==> trial 55: inputs <==
## Mesh
module Mesh( 
  input         clock, 
  input  [7:0]  io_in_a_0_0, 
  input  [7:0]  io_in_a_1_0, 
  input  [7:0]  io_in_a_2_0, 
  input  [7:0]  io_in_a_3_0, 
  input  [7:0]  io_in_d_0_0, 
  input  [7:0]  io_in_d_1_0, 
  input  [7:0]  io_in_d_2_0, 
  input  [7:0]  io_in_d_3_0, 
  input  [15:0]  io_in_b_0_0, 
  input  [15:0]  io_in_b_1_0, 
  input  [15:0]  io_in_b_2_0, 
  input  [15:0]  io_in_b_3_0, 
  input         io_in_control_0_0_propagate, 
  input         io_in_control_1_0_propagate, 
  input         io_in_control_2_0_propagate, 
  input         io_in_control_3_0_propagate, 
  output reg [15:0] io_out_c_0_0, 
  output reg [15:0] io_out_c_1_0, 
  output reg [15:0] io_out_c_2_0, 
  output reg [15:0] io_out_c_3_0
 );
make LEC_CHECK=0 ABC_AREA=1 CAP_MARGIN=30 CELL_PAD_IN_SITES_GLOBAL_PLACEMENT=1 CORE_MARGIN=2 CORE_UTILIZATION=57 CTS_CLUSTER_DIAMETER=64 CTS_CLUSTER_SIZE=49 GPL_TIMING_DRIVEN=0 PLACE_DENSITY_LB_ADDON=0.22 SETUP_SLACK_MARGIN=-0.28 SLEW_MARGIN=35 finish   # period 5.2 ns
run.sh (not shown) runs the stock make flow with config.mk's settings and CLKGATE_MAP_FILE=.
==> build 16 (differences from trial 55) <==
==> flow/config.mk (replaced) <==
export PLATFORM = sky130hd
export DESIGN_NAME = Mesh
export DESIGN_NICKNAME = Mesh
export VERILOG_FILES = /design/flow/design.v
export SDC_FILE = /design/flow/constraint.sdc
export NUM_CORES = 4
export LEC_CHECK = 0
export CAP_MARGIN = 20
export CORE_MARGIN = 2
export CORE_UTILIZATION = 64
export SLEW_MARGIN = 20
==> flow/constraint.sdc (replaced) <==
create_clock -name core_clock -period 4.12 [get_ports {clock}]
set_input_delay 0.8240 -clock core_clock [delete_from_list [all_inputs] [get_ports {clock}]]
set_output_delay 0.8240 -clock core_clock [all_outputs]
set_load 0.01 [all_outputs]
==> trial 29 (differences from trial 55) <==
==> flow/config.mk (replaced) <==
export PLATFORM = sky130hd
export DESIGN_NAME = Mesh
export DESIGN_NICKNAME = Mesh
export VERILOG_FILES = /design/flow/design.v
export SDC_FILE = /design/flow/constraint.sdc
export NUM_CORES = 4
export LEC_CHECK = 0
export CAP_MARGIN = 15
export CORE_MARGIN = 2
export CORE_UTILIZATION = 72
export CTS_CLUSTER_DIAMETER = 105
export PLACE_DENSITY = 0.65
export SLEW_MARGIN = 20
==> flow/constraint.sdc (replaced) <==
create_clock -name core_clock -period 4.12 [get_ports {clock}]
set_input_delay 0.8240 -clock core_clock [delete_from_list [all_inputs] [get_ports {clock}]]
set_output_delay 0.8240 -clock core_clock [all_outputs]
set_load 0.01 [all_outputs]
==> results.txt <==
The implementation run finished. Once layout is complete, the cells apart from fillers number 10200. The floorplan step set the die width to 337 um. Post-synth area from yosys stat landed at 79900 sq um. After synthesis the cells add up to 79900 sq um. Once routing completed, OpenROAD measured the worst setup slack at -0.964 ns. Hold slack landed at 0.391 ns. In the final report, the number of endpoints failing setup comes to 307.

In the per-layer summary, the met1 wirelength comes to 91.2 mm. Walking the worst path, the cells encountered are buf_6 -> nand2_2 -> fa_1 -> inv_2 -> fa_1 -> inv_2 -> fa_2 -> inv_2 -> fa_2 -> ha_4 -> ha_4 -> a211oi_4 -> o21bai_4 -> buf_4 -> buf_6 -> o21ai_2 -> xor2_1 -> a21oi_1. The run finished, with violations left.

Synthesized netlist net count landed at 9131. Per the synthesis report, the XOR/XNOR share of the synthesized area is 3.33%. The run did not pass the layout checks because of negative setup slack.
That was trial 29.
==> results.txt <==
The implementation run finished. The flow ran to the end, but the layout failed its checks. The reasons given for failing layout checks are negative setup slack. Netlist area before placement landed at 79900 sq um. Final setup violation count landed at 274. Per STA, the startpoint of the critical path is _T_106_0[3]$_DFF_P_. Met3 demand-to-capacity share in global routing landed at 4.90%.

Layout clock buffer count landed at 152. Hold slack landed at 0.383 ns. Post-route worst setup slack landed at -0.532 ns. Length of routed wiring on met1 landed at 85.1 mm. In this run, the synthesized area fraction spent on xor and xnor cells is recorded as 3.33%. Post-synth area from yosys stat landed at 79900 sq um.
That was build 16.
==> results.txt <==
The implementation run finished. Before any placement, the netlist area is recorded as 83600 sq um. Fraction of synthesized cell area in xor and xnor cells landed at 2.40%. The flow ran to the end, but the layout failed its checks. The final timing report counts setup violations totalling 3. Per the post-synthesis report, the nets total 12100. Post-route worst setup slack landed at -0.00451 ns. Traced cell by cell, the critical path runs through buf_6 -> clkbuf_1 -> buf_2 -> o21ai_0 -> fa_1 -> fa_1 -> fa_1 -> inv_1 -> fa_1 -> ha_1 -> ha_1 -> inv_1 -> nor3_1 -> and3_1 -> nor2_1 -> inv_1 -> nand2_1 -> nand3_1 -> nand2_1.

Hold slack landed at 0.342 ns. Failing layout checks were recorded as negative setup slack. In the synthesis report, Yosys lists the chip area as 83600 sq um. For this block, wires on met1 add up to 90.4 mm.
That was trial 55.
